==> flow/design.v (excerpt) <==
module shuzizhong(
    input wire clk1,         
    input wire reset,        
    input wire ah1,          
    input wire am1,          
    input wire alarm1,       
    input wire en,           
    input wire naozhong,     
    output wire [0:6] shi,       
    output wire [0:6] ge,        
    output wire [0:6] min_shi,   
    output wire [0:6] min_ge,    
    output wire [0:6] sec_shi,   
    output wire [0:6] sec_ge,    
    output wire daodian,     
    output wire audio        
);
    wire tick;               
    wire [7:0] bb, miao1, fen1, shi1, nao_fen, nao_shi, set1;
    wire cout10, cout_miao, cout_fen, ring;
    wire [7:0] y_shi, y_fen, y_miao;
    wire [9:0] out, fen, miao;
    fp10 a(.clk_in(clk1), .reset(reset), .tick(tick));
    reg ah_s, ah, am_s, am, alarm_s, alarm;
    always @(posedge clk1 or posedge reset) begin
        if (reset) begin
            ah_s <= 1; ah <= 1;
            am_s <= 1; am <= 1;
            alarm_s <= 0; alarm <= 0;
        end else if (tick) begin
            ah_s <= ah1; ah <= ah_s;
            am_s <= am1; am <= am_s;
            alarm_s <= alarm1; alarm <= alarm_s;
        end
    end
    wire ah_fall = tick && ah && ~ah_s;
    wire am_fall = tick && am && ~am_s;
    wire alarm_rise = tick && ~alarm && alarm_s;
    miao10 inst16(.clk(clk1), .reset(reset), .tick(tick), .cout(cout10), .qout(bb));
    miao inst20(.qout(miao1), .reset(reset), .clk(clk1), .tick(tick), .cin(cout10),
                .secin1(bb), .cout(cout_miao));
    fen inst24(.qout(fen1), .am(am), .am_fall(am_fall), .reset(reset), .clk(clk1), .tick(tick),
               .cin(cout_miao), .cout(cout_fen), .nout(nao_fen), .secin(miao1), .secin1(bb),
               .naozhong(naozhong));
    shi inst19(.qout(shi1), .ah(ah), .ah_fall(ah_fall), .reset(reset), .clk(clk1), .tick(tick),
               .cin(cout_fen), .naozhong(naozhong), .nout(nao_shi));
    alarm inst3(.en(en), .clk(clk1), .tick(tick), .reset(reset), .cin(alarm), .set(set1),
  ...
For scale: ~15000 µm² of cells after synthesis.
Settings: LEC_CHECK=0, CAP_MARGIN=10, CELL_PAD_IN_SITES_DETAIL_PLACEMENT=1, CELL_PAD_IN_SITES_GLOBAL_PLACEMENT=3, CORE_ASPECT_RATIO=0.67, CORE_MARGIN=2, CORE_UTILIZATION=17, GPL_ROUTABILITY_DRIVEN=0, GPL_TIMING_DRIVEN=1, MIN_ROUTING_LAYER=met1, SLEW_MARGIN=20, TNS_END_PERCENT=5; clock period 12.0 ns.
run.sh (not shown) runs the stock make flow with config.mk's settings and CLKGATE_MAP_FILE=.
The starting point reached the layout checks and failed them: setup timing.
Change:
ABC_AREA = 1   (was default)
CAP_MARGIN = 20   (was 10)
CELL_PAD_IN_SITES_DETAIL_PLACEMENT = default   (was 1)
CELL_PAD_IN_SITES_GLOBAL_PLACEMENT = default   (was 3)
CORE_ASPECT_RATIO = default   (was 0.67)
CORE_UTILIZATION = 69   (was 17)
GPL_ROUTABILITY_DRIVEN = default   (was 0)
GPL_TIMING_DRIVEN = default   (was 1)
MIN_ROUTING_LAYER = default   (was met1)
TNS_END_PERCENT = default   (was 5)
clock period = 29.8 ns   (was 12.0 ns; I/O delays follow)
The changed run finished with timing, DRC and antenna clean.
Clock skew goes down by 4.3 ps.
Design area goes down by 21%.
First-iteration DRC count goes up by about 50%.
Sequential power goes down by 59%.
Flip-flop count does not change.
Wire length goes down by about 33%.
Count of clock-buffer cells in the layout goes down by 1.
Change:
ABC_AREA = default   (was 1)
CORE_UTILIZATION = 57   (was 69)
clock period = 12.7 ns   (was 29.8 ns; I/O delays follow)
Effect: The changed run finished but fails on setup timing; cell count went down by 4.4%; worst hold slack improved by 8.2 ps; register-to-register slack got worse by 16000 ps; sequential share of layout area went down by 3.3 points; design area went up by 16%.
Change:
CORE_UTILIZATION = 40   (was 57)
SETUP_SLACK_MARGIN = 2.16   (was default)
clock period = 19.3 ns   (was 12.7 ns; I/O delays follow)
The new run went through all stages and came out clean.
Global-route usage went down by 10 points.
Via count is lower by about 9%.
Cell area shrinks by 14%.
Change:
SETUP_SLACK_MARGIN = default   (was 2.16)
clock period = 25.0 ns   (was 19.3 ns; I/O delays follow)
Worst setup slack is better by 2800 ps.
First-iteration DRC count is higher by 0.69%.
Sequential power fell by 23%.
Change:
ABC_AREA = 1   (was default)
CAP_MARGIN = 35   (was 20)
CORE_MARGIN = 9   (was 2)
GPL_ROUTABILITY_DRIVEN = 0   (was default)
HOLD_SLACK_MARGIN = 0.27   (was default)
SETUP_SLACK_MARGIN = 1.64   (was default)
SLEW_MARGIN = 5   (was 20)
TNS_END_PERCENT = 40   (was default)
Cell area climbs by 4.2%.
Setup slack gains 1800 ps.
Global-route usage drops by 3.2 points.
Combinational power climbs to 12 times its value.


Starting RTL as in the previous note.
export LEC_CHECK = 0
export CAP_MARGIN = 10
export CELL_PAD_IN_SITES_DETAIL_PLACEMENT = 2
export CORE_MARGIN = 3
export CORE_UTILIZATION = 18
export CTS_CLUSTER_DIAMETER = 118
export CTS_CLUSTER_SIZE = 20
export GPL_ROUTABILITY_DRIVEN = 0
export GPL_TIMING_DRIVEN = 0
export MAX_ROUTING_LAYER = met5
export MIN_ROUTING_LAYER = met1
export PLACE_DENSITY_LB_ADDON = 0.1
export SLEW_MARGIN = 20
create_clock -name core_clock -period 14.2 [get_ports {clk1}]
The first run finished with negative setup slack left.
Edit:
CAP_MARGIN = 20   (was 10)
CELL_PAD_IN_SITES_DETAIL_PLACEMENT = unset   (was 2)
CORE_MARGIN = 2   (was 3)
CORE_UTILIZATION = 24   (was 18)
CTS_CLUSTER_DIAMETER = unset   (was 118)
CTS_CLUSTER_SIZE = unset   (was 20)
GPL_ROUTABILITY_DRIVEN = unset   (was 0)
GPL_TIMING_DRIVEN = unset   (was 0)
MAX_ROUTING_LAYER = unset   (was met5)
MIN_ROUTING_LAYER = unset   (was met1)
PLACE_DENSITY_LB_ADDON = unset   (was 0.1)
clock period = 19.3 ns   (was 14.2 ns; I/O delays follow)
Outcome: The changed run passed the timing, design-rule and antenna checks; routed wire length goes down by 32%; utilization goes up by 3.1 points; synthesized area stays the same; clock power goes down by 23%; die area goes down by 26%; fmax goes down by 16%; flip-flop count does not change; worst setup slack gains 2.3 ns; first-iteration DRC count goes up by 66%.
Edit:
ABC_AREA = 1   (was unset)
CORE_UTILIZATION = 65   (was 24)
clock period = 12.3 ns   (was 19.3 ns; I/O delays follow)
Total power came out higher by well over a third.
Die area goes down by well over a third.
First-iteration DRC count increases by a quarter to a third.
Wire length increases by a few percent.
Worst setup slack gets worse by 1.1 ns.
Edit:
CORE_UTILIZATION = 72   (was 65)
PLACE_DENSITY = 0.35   (was unset)
SETUP_SLACK_MARGIN = 3.63   (was unset)
What happened:
- With this change the flow did not get past 5_1_grt, error GRT-0116
- die area decreases by about 9%
- area after synthesis is unchanged
- synthesized cell count is unchanged
Power is estimated from default activity; no workload was simulated.
